== alpha ==
// top
module top #(parameter N = 4) (
  input  wire           clk  ,
  input  wire           rst  ,
  input  wire           start,
  input  wire [8*N-1:0] a_in ,
  input  wire [8*N-1:0] w_in ,
  output wire [8*N-1:0] y_out,
  output wire           ready,
  output wire           done
);
  Array #(.N(N)) dut (
    .clk  (clk  ),
    .rst  (rst  ),
    .start(start),
    .a_in (a_in ),
    .w_in (w_in ),
    .y_out(y_out),
    .ready(ready),
    .done (done )
  );
endmodule
For scale: roughly 5600 cells after synthesis, roughly 570 flip-flops, ~54000 um^2 of cells after synthesis.
export LEC_CHECK = 0
export CAP_MARGIN = 40
export CORE_MARGIN = 2
export CORE_UTILIZATION = 72
export CTS_CLUSTER_SIZE = 24
export PLACE_DENSITY = 0.64
export SETUP_SLACK_MARGIN = 0.54
export SLEW_MARGIN = 20
create_clock -name core_clock -period 4.25 [get_ports {clk}]
run.sh (not shown) runs the stock make flow with config.mk's settings and CLKGATE_MAP_FILE=.
The flow completed for alpha, but it is not clean: the layout still shows negative setup slack.
The following lists how beta was set up differently from alpha:
- an added TNS_END_PERCENT of 5
- an added CELL_PAD_IN_SITES_GLOBAL_PLACEMENT of 2
- a change of SLEW_MARGIN from 20 to 5
- a change of CORE_UTILIZATION from 72 to 17
- a deleted CTS_CLUSTER_SIZE that had been 24
- an added GPL_TIMING_DRIVEN of 0
- a deleted PLACE_DENSITY that had been 0.64
- an added GPL_ROUTABILITY_DRIVEN of 0
- an added MAX_ROUTING_LAYER of met4
- a change of CAP_MARGIN from 40 to 5
- an added CORE_ASPECT_RATIO of 0.5
- an added ABC_AREA of 1
- a deleted SETUP_SLACK_MARGIN that had been 0.54
- a change of the clock period (ns, I/O delays scaled along) from 4.25 to 5.0
Findings:
beta closes out successfully: all stages finished, all timing, DRC and antenna checks passed.
Delta(yosys stat chip area, beta - alpha) > 0
Via count was lower in the run labelled alpha.
beta vs alpha: total setup violations reported at the end of the flow down
Comparing beta and alpha, cell area is lower on alpha.


Setup of nickel:
top again, from the RTL that the note above started with.
==> flow/config.mk <==
export PLATFORM = sky130hd
export DESIGN_NAME = top
export DESIGN_NICKNAME = top
export VERILOG_FILES = /design/flow/design.v
export SDC_FILE = /design/flow/constraint.sdc
export NUM_CORES = 4
export LEC_CHECK = 0
export CAP_MARGIN = 20
export CORE_MARGIN = 2
export CORE_UTILIZATION = 61
export SETUP_SLACK_MARGIN = 1.1
export SLEW_MARGIN = 20
==> flow/constraint.sdc <==
create_clock -name core_clock -period 3.81 [get_ports {clk}]
set_input_delay 0.7620 -clock core_clock [delete_from_list [all_inputs] [get_ports {clk}]]
set_output_delay 0.7620 -clock core_clock [all_outputs]
set_load 0.01 [all_outputs]
[nickel] flow finished | final checks: failed | reasons: negative setup slack
#### Input delta (tundra over nickel)
# nickel
export LEC_CHECK = 0
export CAP_MARGIN = 20
export CORE_MARGIN = 2
export CORE_UTILIZATION = 61
export SETUP_SLACK_MARGIN = 1.1
export SLEW_MARGIN = 20
create_clock -name core_clock -period 3.81 [get_ports {clk}]
# tundra
export LEC_CHECK = 0
export CAP_MARGIN = 20
export CORE_MARGIN = 2
export CORE_UTILIZATION = 72
export PLACE_DENSITY = 0.63
export SETUP_SLACK_MARGIN = 1.1
export SLEW_MARGIN = 20
create_clock -name core_clock -period 4.07 [get_ports {clk}]
- Changes observed in tundra relative to nickel: die size shrank by 14000 um^2.
- Taking nickel as the reference, in tundra required time reported for the critical path endpoint rose 0.34 ns; non-clock buffer count fell 24%; post-layout instance count excluding filler cells fell 464.
- Between nickel and tundra, the difference in multi-input combinational cell area is negligible.
- Looking at standard cell with the maximum stage delay on the critical path, the sky130_fd_sc_hd__fa_1 result is from nickel; the sky130_fd_sc_hd__edfxtp_1 one comes from tundra.
- Min tally of clock buffers in the finished layout across nickel and tundra: tundra
- In tundra the implementation ran to completion but is not tape-out ready, as the final checks report negative setup slack.
Input-level comparison between xenon and tundra:
# tundra
export LEC_CHECK = 0
export CAP_MARGIN = 20
export CORE_MARGIN = 2
export CORE_UTILIZATION = 72
export PLACE_DENSITY = 0.63
export SETUP_SLACK_MARGIN = 1.1
export SLEW_MARGIN = 20
create_clock -name core_clock -period 4.07 [get_ports {clk}]
# xenon
export LEC_CHECK = 0
export CAP_MARGIN = 20
export CORE_MARGIN = 2
export CORE_UTILIZATION = 21
export SLEW_MARGIN = 20
create_clock -name core_clock -period 7.77 [get_ports {clk}]
==> comparison <==
xenon | status: complete | timing, DRC, antenna: pass
Cell type of the slowest stage on the worst timing path: sky130_fd_sc_hd__fa_1 -> xenon, sky130_fd_sc_hd__edfxtp_1 -> tundra
xenon vs tundra: initial core utilization down
Changes observed in xenon relative to tundra: growth of design area from synthesis to finish now smaller, post-detailed-route wirelength per cell -about 40%, highest net fanout along the worst path grew by 1, layout filler cell count up about 900%, final area now smaller.
When xenon is measured against tundra, its number of placed instances, taps included turns out 1954 higher.
What quartz does differently from xenon at the input level:
# xenon
export LEC_CHECK = 0
export CAP_MARGIN = 20
export CORE_MARGIN = 2
export CORE_UTILIZATION = 21
export SLEW_MARGIN = 20
create_clock -name core_clock -period 7.77 [get_ports {clk}]
# quartz
export LEC_CHECK = 0
export ABC_AREA = 1
export CAP_MARGIN = 20
export CORE_MARGIN = 2
export CORE_UTILIZATION = 70
export CTS_CLUSTER_SIZE = 74
export SLEW_MARGIN = 20
create_clock -name core_clock -period 3.57 [get_ports {clk}]
## What came out
Across xenon and quartz, a clean result was obtained everywhere but in quartz.
The layout from quartz, despite a flow that completed every stage, fails the layout checks, with the failing checks listed as negative setup slack.
The core of quartz is more densely filled than that of xenon.
xenon -> quartz: detailed-routed wire length on met3 increased by more than 100%
When quartz is measured against xenon, its chip area estimate from yosys synthesis turns out 6.5% higher.
Compared with xenon, in quartz total number of multi-input combinational cells went up; worst setup margin saw a decrease; depth of the critical timing path with buffers and inverters included picked up an extra 4; path depth of the worst reg2reg path +4.
Comparing quartz and xenon, arrival time at the worst endpoint is lower on quartz.


Starting RTL as in the previous note.
export LEC_CHECK = 0
export CAP_MARGIN = 20
export CORE_MARGIN = 2
export CORE_UTILIZATION = 61
export CTS_CLUSTER_SIZE = 66
export SLEW_MARGIN = 20
create_clock -name core_clock -period 3.68 [get_ports {clk}]
The first run finished but failed the layout checks on negative setup slack.
Edit:
--- a/flow/config.mk
+++ b/flow/config.mk
@@ -7,0 +8 @@
+export ABC_AREA = 1
@@ -10,2 +11,8 @@
-export CORE_UTILIZATION = 61
-export CTS_CLUSTER_SIZE = 66
+export CORE_UTILIZATION = 72
+export CTS_CLUSTER_DIAMETER = 228
+export CTS_CLUSTER_SIZE = 28
+export GPL_ROUTABILITY_DRIVEN = 0
+export GPL_TIMING_DRIVEN = 1
+export MAX_ROUTING_LAYER = met4
+export PLACE_DENSITY_LB_ADDON = 0.09
+export SETUP_SLACK_MARGIN = 1.03
==> flow/constraint.sdc (replaced) <==
create_clock -name core_clock -period 3.57 [get_ports {clk}]
set_input_delay 0.7140 -clock core_clock [delete_from_list [all_inputs] [get_ports {clk}]]
set_output_delay 0.7140 -clock core_clock [all_outputs]
set_load 0.01 [all_outputs]
After rerunning: The changed run ended with an error in global routing (5_1_grt) (ODB-0269); die size fell by 9.7%; area after synthesis came out higher by 6.5%; synthesized cell count goes up by about 30%.
Edit:
==> flow/config.mk (replaced) <==
export PLATFORM = sky130hd
export DESIGN_NAME = top
export DESIGN_NICKNAME = top
export VERILOG_FILES = /design/flow/design.v
export SDC_FILE = /design/flow/constraint.sdc
export NUM_CORES = 4
export LEC_CHECK = 0
export CAP_MARGIN = 20
export CORE_MARGIN = 2
export CORE_UTILIZATION = 72
export PLACE_DENSITY = 0.64
export SLEW_MARGIN = 20
==> flow/constraint.sdc (replaced) <==
create_clock -name core_clock -period 4.07 [get_ports {clk}]
set_input_delay 0.8140 -clock core_clock [delete_from_list [all_inputs] [get_ports {clk}]]
set_output_delay 0.8140 -clock core_clock [all_outputs]
set_load 0.01 [all_outputs]
After rerunning: With this change the flow completed and failed the layout checks on negative setup slack. Die area is lower by 6.0%. Synthesized area is lower by 6.1%. Synthesized cell count is lower by 24%.
Edit:
--- a/flow/config.mk
+++ b/flow/config.mk
@@ -7,0 +8 @@
+export ABC_AREA = 1
@@ -8,0 +10,2 @@
+export CELL_PAD_IN_SITES_GLOBAL_PLACEMENT = 2
+export CORE_ASPECT_RATIO = 0.5
@@ -10,3 +13,6 @@
-export CORE_UTILIZATION = 72
-export PLACE_DENSITY = 0.64
-export SLEW_MARGIN = 20
+export CORE_UTILIZATION = 17
+export GPL_ROUTABILITY_DRIVEN = 0
+export GPL_TIMING_DRIVEN = 0
+export HOLD_SLACK_MARGIN = 0.21
+export MAX_ROUTING_LAYER = met4
+export SLEW_MARGIN = 5
==> flow/constraint.sdc (replaced) <==
create_clock -name core_clock -period 5.0 [get_ports {clk}]
set_input_delay 1.0000 -clock core_clock [delete_from_list [all_inputs] [get_ports {clk}]]
set_output_delay 1.0000 -clock core_clock [all_outputs]
set_load 0.01 [all_outputs]
Result:
- This time the run finished with timing, DRC and antenna clean
- worst setup slack gets better by 0.78 ns
- via count fell by 7.3%
- synthesized area rose by 6.5%
- wire length fell by 7.5%
- final cell count rose by 59%
- critical path depth rose by 2
- synthesized cell count rose by 31%
- first-iteration DRC count fell by 58%
Edit:
==> flow/config.mk (replaced) <==
export PLATFORM = sky130hd
export DESIGN_NAME = top
export DESIGN_NICKNAME = top
export VERILOG_FILES = /design/flow/design.v
export SDC_FILE = /design/flow/constraint.sdc
export NUM_CORES = 4
export LEC_CHECK = 0
export CAP_MARGIN = 20
export CORE_MARGIN = 2
export CORE_UTILIZATION = 40
export SLEW_MARGIN = 20
==> flow/constraint.sdc (replaced) <==
create_clock -name core_clock -period 4.76 [get_ports {clk}]
set_input_delay 0.9520 -clock core_clock [delete_from_list [all_inputs] [get_ports {clk}]]
set_output_delay 0.9520 -clock core_clock [all_outputs]
set_load 0.01 [all_outputs]
After rerunning: The changed run ran to the end with no violations; utilization grows by 25 points; maximum frequency goes up by 2.7%; design area shrinks by 9.9%; register-to-register slack degrades by 0.12 ns; routed wire length shrinks by 28%; clock skew fell by 0.016 ns; area after synthesis fell by 6.1%; cell count fell by 37%; via count drops by 15%.


The RTL this note starts from:
==> flow/design.v <==
module MAC (
  input  wire        clk    ,
  input  wire        rst    ,
  input  wire [ 7:0] a_in   ,
  input  wire [ 7:0] w_in   ,
  input  wire [23:0] sum_in ,
  output reg  [23:0] sum_out,
  output wire [ 7:0] a_out  ,
  output wire [ 7:0] w_out
);
  reg [7:0] a_reg, w_reg;
  wire [23:0] sum    ;
  wire [15:0] product;
  assign product = a_reg * w_reg;
  assign sum     = sum_in + product;
  assign a_out   = a_reg;
  assign w_out   = w_reg;
  always @(posedge clk) begin
    a_reg   <= a_in;
    w_reg   <= w_in;
    sum_out <= sum;
  end
endmodule
module Quantization (
  input  wire [23:0] data_in ,
  output wire [ 7:0] data_out
);
  assign data_out = data_in < 255 ? data_in : 255;
endmodule
module Activation (
  input  wire [7:0] data_in ,
  input  wire [7:0] thresh  ,
  output wire [7:0] data_out
);
  assign data_out = data_in < thresh ? 0 : data_in;
endmodule
module Array #(parameter N = 4) (
  input  wire       clk          ,
  input  wire       rst          ,
  input  wire       start        ,
  input  wire [8*N-1:0] a_in    ,
  input  wire [8*N-1:0] w_in    ,
  output wire [8*N-1:0] y_out   ,
  output wire       ready        ,
  output wire       done
);
  wire [ 7:0] mac_a_in   [0:N-1][0:N-1];
  wire [ 7:0] mac_w_in   [0:N-1][0:N-1];
  wire [23:0] mac_sum_in [0:N-1][0:N-1];
  wire [23:0] mac_sum_out[0:N-1][0:N-1];
  wire [ 7:0] mac_a_out  [0:N-1][0:N-1];
  wire [ 7:0] mac_w_out  [0:N-1][0:N-1];
  wire [7:0] quantization[0:N-1];
  wire [7:0] activation  [0:N-1];
  parameter IDLE         = 2'b00;
  parameter LOAD_WEIGHTS = 2'b01;
  parameter COMPUTE      = 2'b10;
  parameter DONE         = 2'b11;
  reg [ 1:0] state, next_state;
  reg [31:0] counter;
  always @(posedge clk or posedge rst) begin
    if (rst) begin
      state <= IDLE;
    end else begin
      state <= next_state;
    end
  end
  always @(*) begin
    case (state)
      IDLE : begin
        next_state <= start ? LOAD_WEIGHTS : IDLE;
      end
      LOAD_WEIGHTS : begin
        next_state <= counter == N-1 ? COMPUTE : LOAD_WEIGHTS;
      end
      COMPUTE : begin
        next_state <= counter == 4*N-1 ? DONE : COMPUTE;
      end
      DONE : begin
        next_state <= IDLE;
      end
      default : next_state <= IDLE;
    endcase
  end
  assign ready = state == IDLE;
  assign done  = state == DONE;
  always @(posedge clk or posedge rst) begin
    if (rst) begin
      counter <= 0;
    end else begin
      if (state == IDLE) begin
        counter <= 0;
      end else begin
        counter <= counter + 1;
      end
    end
  end
  generate
    for (genvar i = 0; i < N; i = i + 1) begin
      for (genvar j = 0; j < N; j = j + 1) begin
        MAC mac_i_j (
          .clk(clk),
          .rst(rst),
          .a_in(mac_a_in[i][j]),
          .w_in(mac_w_in[i][j]),
          .sum_in(mac_sum_in[i][j]),
          .sum_out(mac_sum_out[i][j]),
          .a_out(mac_a_out[i][j]),
          .w_out(mac_w_out[i][j])
        );
        if (j != N-1) begin
          assign mac_a_in[i][j+1] = mac_a_out[i][j];
        end
        if (i != N-1) begin
          assign mac_sum_in[i+1][j] = mac_sum_out[i][j];
        end
        if (i > 0)
          assign mac_w_in[i][j] = state == LOAD_WEIGHTS ? mac_w_out[i-1][j] : mac_w_out[i][j];
      end
      assign mac_sum_in[0][i] = 0;
      assign mac_a_in[i][0]   = a_in[8*i+:8];
      assign mac_w_in[0][i]   = state == LOAD_WEIGHTS ? w_in[8*i+:8] : mac_w_out[0][i];
    end
  endgenerate
  generate
    for (genvar i = 0; i < N; i = i + 1) begin
      Quantization quantization_i (
        .data_in(mac_sum_out[N-1][i]),
        .data_out(quantization[i])
      );
      Activation activation_i (
        .data_in (quantization[i]),
        .thresh  (10             ),
        .data_out(activation[i]  )
      );
      assign y_out[8*i+:8] = activation[i];
    end
  endgenerate
endmodule
module top #(parameter N = 4) (
  input  wire           clk  ,
  input  wire           rst  ,
  input  wire           start,
  input  wire [8*N-1:0] a_in ,
  input  wire [8*N-1:0] w_in ,
  output wire [8*N-1:0] y_out,
  output wire           ready,
  output wire           done
);
  Array #(.N(N)) dut (
    .clk  (clk  ),
    .rst  (rst  ),
    .start(start),
    .a_in (a_in ),
    .w_in (w_in ),
    .y_out(y_out),
    .ready(ready),
    .done (done )
  );
endmodule
Settings: LEC_CHECK=0, CAP_MARGIN=20, CORE_MARGIN=2, CORE_UTILIZATION=40, SLEW_MARGIN=20; clock period 6.62 ns.
The first run went through all stages and came out clean.
Rerun with:
CAP_MARGIN = 35   (was 20)
CELL_PAD_IN_SITES_DETAIL_PLACEMENT = 1   (was unset)
GPL_TIMING_DRIVEN = 0   (was unset)
clock period = 5.0 ns   (was 6.62 ns; I/O delays follow)
Design area hardly moves.
Final cell count goes up by 0.54%.
Hold slack barely changes.
Register-to-register slack is worse by 1.8 ns.
Area after synthesis does not change.
Core utilization barely changes.
Clock skew stays flat.
Rerun with:
CAP_MARGIN = 40   (was 35)
CELL_PAD_IN_SITES_DETAIL_PLACEMENT = unset   (was 1)
CORE_UTILIZATION = 72   (was 40)
CTS_CLUSTER_SIZE = 24   (was unset)
GPL_TIMING_DRIVEN = unset   (was 0)
PLACE_DENSITY = 0.64   (was unset)
SETUP_SLACK_MARGIN = 0.54   (was unset)
SLEW_MARGIN = 30   (was 20)
clock period = 4.25 ns   (was 5.0 ns; I/O delays follow)
Result:
- The changed run completed and failed the layout checks on negative setup slack
- global-route usage is higher by 13 points
- synthesized cell count is unchanged
- routed wire length is higher by 8.9%
- sequential cell count stays the same
- critical path depth is unchanged
- worst hold slack degrades by 0.045 ns
- fmax rises by 9.1%
- cell area went up by 11%
- first-iteration DRC count is higher by 130%
- synthesized area does not change
Rerun with:
CAP_MARGIN = 15   (was 40)
CORE_ASPECT_RATIO = 0.71   (was unset)
CTS_CLUSTER_SIZE = 90   (was 24)
PLACE_DENSITY = unset   (was 0.64)
SETUP_SLACK_MARGIN = -0.13   (was 0.54)
SLEW_MARGIN = 20   (was 30)
clock period = 2.24 ns   (was 4.25 ns; I/O delays follow)
The new run died in global routing (ODB-0269).
Die area hardly moves.
Synthesized area does not change.
Synthesized cell count does not change.
